Design milestone1, start of the top module:
module milestone1 (
	input logic CLOCK_50_I,                    
	input logic resetn,
	input  logic            M1_en,
	output  logic            M1_end,
	output logic   [17:0]   SRAM_address,
	input  logic   [15:0]   SRAM_read_data,
	output logic   [15:0]   SRAM_write_data,
	output logic            SRAM_we_n
);
typedef enum logic [6:0] {
  S_DELAY1,
	S_IDLE,
	IN_S_0,
	IN_S_1,
	IN_S_2,
	IN_S_3,
	IN_S_4,
	IN_S_5,
	IN_S_6,
	IN_S_7,
	IN_S_8,
	IN_S_9,
	IN_S_10,
	IN_S_11,
	IN_S_12,
	IN_S_13,
	IN_S_14,
	IN_S_15,
	IN_S_16,
	IN_S_17,
	IN_S_18,
	IN_S_19,
	IN_S_20,
	IN_S_21,
	CC_S0_0,
	CC_S0_1,
	CC_S0_2,
	CC_S0_3,
	CC_S0_4,
	CC_S0_5,
	CC_S1_0,
	CC_S1_1,
	CC_S1_2,
	CC_S1_3,
	CC_S1_4,
	CC_S1_5,
	EN_S_0,
	EN_S_1,
	EN_S_2,
	EN_S_3,
	EN_S_4,
	EN_S_5,
	EN_S_6,
	EN_S_7,
	EN_S_8,
	EN_S_9,
	EN_S_10,
	EN_S_11,
	EN_S_12,
	EN_S_13,
	EN_S_14,
	EN_S_15,
	EN_S_16,
	EN_S_17,
	EN_S_18,
	EN_S_19,
	EN_S_20,
	EN_S_21,
	EN_S_22,
	EN_S_23,
	EN_S_24,
	EN_S_25,
	EN_S_26,
	EN_S_27
} M1_state;
M1_state state;
parameter Yaddress = 18'd0,
Uaddress = 18'd38400,
Vaddress = 18'd57600,
RGBaddress = 18'd146944;
logic [17:0] data_counter;
logic [17:0] Y_counter;
logic [17:0] RGB_counter;
logic [17:0] U_counter; 
logic [9:0] Vert_count;
logic [9:0] Hori_count;
logic [15:0] Y;
logic [7:0] U [5:0];
logic [7:0] V [5:0];
logic [7:0] Ytest;
logic [7:0] Utest;
logic [7:0] Vtest;
logic [15:0] UPrime;
logic [15:0] VPrime;
logic [32:0] U_Even;
logic [32:0] U_Odd;
logic [32:0] V_Even;
logic [32:0] V_Odd;
logic [15:0] STORY;
logic [15:0] STORU;
logic [15:0] STORV;
logic [31:0] ans1;
logic [31:0] ans2;
logic [15:0] R;
logic [15:0] G;
logic [15:0] B;
logic [31:0] R0;
logic [31:0] G0;
logic [31:0] B0;
logic [31:0] R1;
logic [31:0] G1;
logic [31:0] B1;
logic [31:0] Mult_op_1, Mult_op_2, Mult_op_3, Mult_op_4, Mult_op_5, Mult_op_6, Mult_op_7, Mult_op_8;
  ...
Size in the first run: roughly 7300 cells after synthesis, ~610 flip-flops, about 55 I/O pins.
clock: 13.6 ns
lec_check: 0
abc_area: 0
cap_margin: 20
core_aspect_ratio: 1.64
core_margin: 2
core_utilization: 40
cts_cluster_diameter: 221
gpl_timing_driven: 1
max_routing_layer: met5
min_routing_layer: met2
slew_margin: 15
tns_end_percent: 45
run.sh (not shown) runs the stock make flow with config.mk's settings and CLKGATE_MAP_FILE=.
The starting point finished but fails on design-rule violations.
Rerun with:
Settings changed: ABC_AREA 0 to unset, CORE_ASPECT_RATIO 1.64 to unset, CTS_CLUSTER_DIAMETER 221 to unset, GPL_TIMING_DRIVEN 1 to unset, MAX_ROUTING_LAYER met5 to unset, MIN_ROUTING_LAYER met2 to unset, SETUP_SLACK_MARGIN set to 1.73, SLEW_MARGIN 15 to 20, TNS_END_PERCENT 45 to unset.
Clock period 13.6 ns to 12.5 ns, I/O delays scaled along.
With this change the flow finished with timing, DRC and antenna clean; via count fell by 28%; non-clock buffer count rose by 102; cell count rose by 0.80%.
Rerun with:
Settings changed: CAP_MARGIN 20 to 15, CORE_UTILIZATION 40 to 71, SETUP_SLACK_MARGIN 1.73 to unset.
Clock period 12.5 ns to 8.34 ns, I/O delays scaled along.
After rerunning: This time the run ended with an error in global routing (5_1_grt); synthesized cell count stays the same; die area is lower by 43%; synthesized area does not change.
Rerun with:
Settings changed: CAP_MARGIN 15 to 20, CORE_UTILIZATION 71 to 29.
Clock period 8.34 ns to 12.5 ns, I/O delays scaled along.
This time the run produced a clean layout.
Synthesized cell count does not change.
Die area goes up by about 140%.
Area after synthesis stays the same.
Rerun with:
Settings changed: CORE_UTILIZATION 29 to 64.
Clock period 12.5 ns to 10.9 ns, I/O delays scaled along.
After rerunning:
- core utilization is higher by 39 points
- critical path depth went up by 4
- worst setup slack is worse by 0.49 ns
- cell count is lower by 14%
- hold slack gets worse by 0.0040 ns
- die area went down by 54%
- non-clock buffer count climbs by 113
- flip-flop count stays the same


run A:
milestone1 again, from the RTL that the note above started with.
clock: 8.61 ns
lec_check: 0
cap_margin: 15
core_margin: 2
core_utilization: 71
cts_cluster_diameter: 210
cts_cluster_size: 31
setup_slack_margin: -0.85
slew_margin: 20
No final results exist for run A, since it was stopped by error GRT-0232 during global routing (5_1_grt).
The following lists how run B was set up differently from run A:
Settings: setting TNS_END_PERCENT to 10 for the first time; removing SETUP_SLACK_MARGIN (formerly -0.85); removing CTS_CLUSTER_DIAMETER (formerly 210); changing CORE_UTILIZATION from 71 to 65; removing CTS_CLUSTER_SIZE (formerly 31); changing the clock period (ns, I/O delays scaled along) from 8.61 to 8.48.
- [flow] run B | stages: complete | final checks: fail | reason: negative setup slack
- Max number of buffers inserted by post-CTS setup repair across run B and run A: run B
- Side by side, overall die height turned out higher in run B than in run A.
- Run A → run B: chip footprint rose by about 9%; number of CTS-inserted buffers higher; floorplan utilization saw a decrease.
- Re synthesized instance count: no difference whatsoever between run B and run A.
- From run B to run A, register area share after synthesis did not move at all.
- Diff run A -> run B: instance area at placement saw an increase, die extent in x climbed 4.5%, yosys stat chip area saw little to no change.
> inputs changed (run B -> run C)
Settings: a change of CORE_UTILIZATION from 65 to 72; an added MAX_ROUTING_LAYER of met4; an added SETUP_SLACK_MARGIN of -0.66; a deleted TNS_END_PERCENT that had been 10; a change of the clock period (ns, I/O delays scaled along) from 8.48 to 8.53.
[summary]
Die area went down by a little under 10% going from run B to run C. Quantity of gates resized following cts for run C: 38% down relative to run B. Run C failed in global routing (5_1_grt) with GRT-0116. Nothing crashed in run B and all stages finished; the problem is that the final layout failed, the offending checks being negative setup slack. Row count ends up higher on run B. Against run B, run C comes in about 5% lower on horizontal die size. On placed standard-cell area, run C tracks run B almost exactly. Looking at height of the die, run C sits below run B.
Changes in run D relative to run C:
Settings: a change of CORE_UTILIZATION from 72 to 71; a change of SLEW_MARGIN from 20 to 30; a deleted SETUP_SLACK_MARGIN that had been -0.66; an added PLACE_DENSITY of 0.65; a change of the clock period (ns, I/O delays scaled along) from 8.53 to 9.9.
==> results <==
Count of boundary I/O pins delta (run D -> run C): insignificant. Comparing run C and run D, final weighted congestion of routability-driven global placement is lower on run D. Run C and run D: no clean run. Ran to the end and failed final checks on negative setup slack: run D. Run C did not run to completion, as it errored out during global routing (5_1_grt). [run D] number of post-CTS setup repair buffers fell 49 relative to run C. The initial cell density of the core in run D was lower than what run C gave. [compare] base=run C new=run D: worst setup slack before clock tree synthesis went up, overall die area higher, simple-gate area share of the yosys netlist did not really move, detailed placer's ending HPWL decreased 9.0%. From run D to run C, total clock sinks did not move at all.
Inputs modified between run D and run E:
Settings: SLEW_MARGIN: 30 -> 20; PLACE_DENSITY: 0.65 -> unset; CAP_MARGIN: 15 -> 20; CORE_UTILIZATION: 71 -> 72; the clock period (ns, I/O delays scaled along): 9.9 -> 8.37.
## What came out
- Between run E and run D, the count of library flops with an enable pin does not differ in any meaningful way.
- There was hardly any difference in and-or/or-and share of the synthesized area between run E and run D.
- Cmp run E vs run D: number of gates resized after cts higher in run E
- No final results exist for run E, since it was stopped by error GRT-0116 during global routing (5_1_grt).
- Diff run E..run D | simple-gate share of the synthesized area | unchanged
- Per the comparison of run E with run D, chip width has decreased; final HPWL from detailed placement has increased; fraction of the core area occupied by cells at floorplan climbed 1.2 points.
- Of run E and run D, the lower number of CTS-inserted buffers belongs to run D.
- [run E vs run D] die size: lower in run E
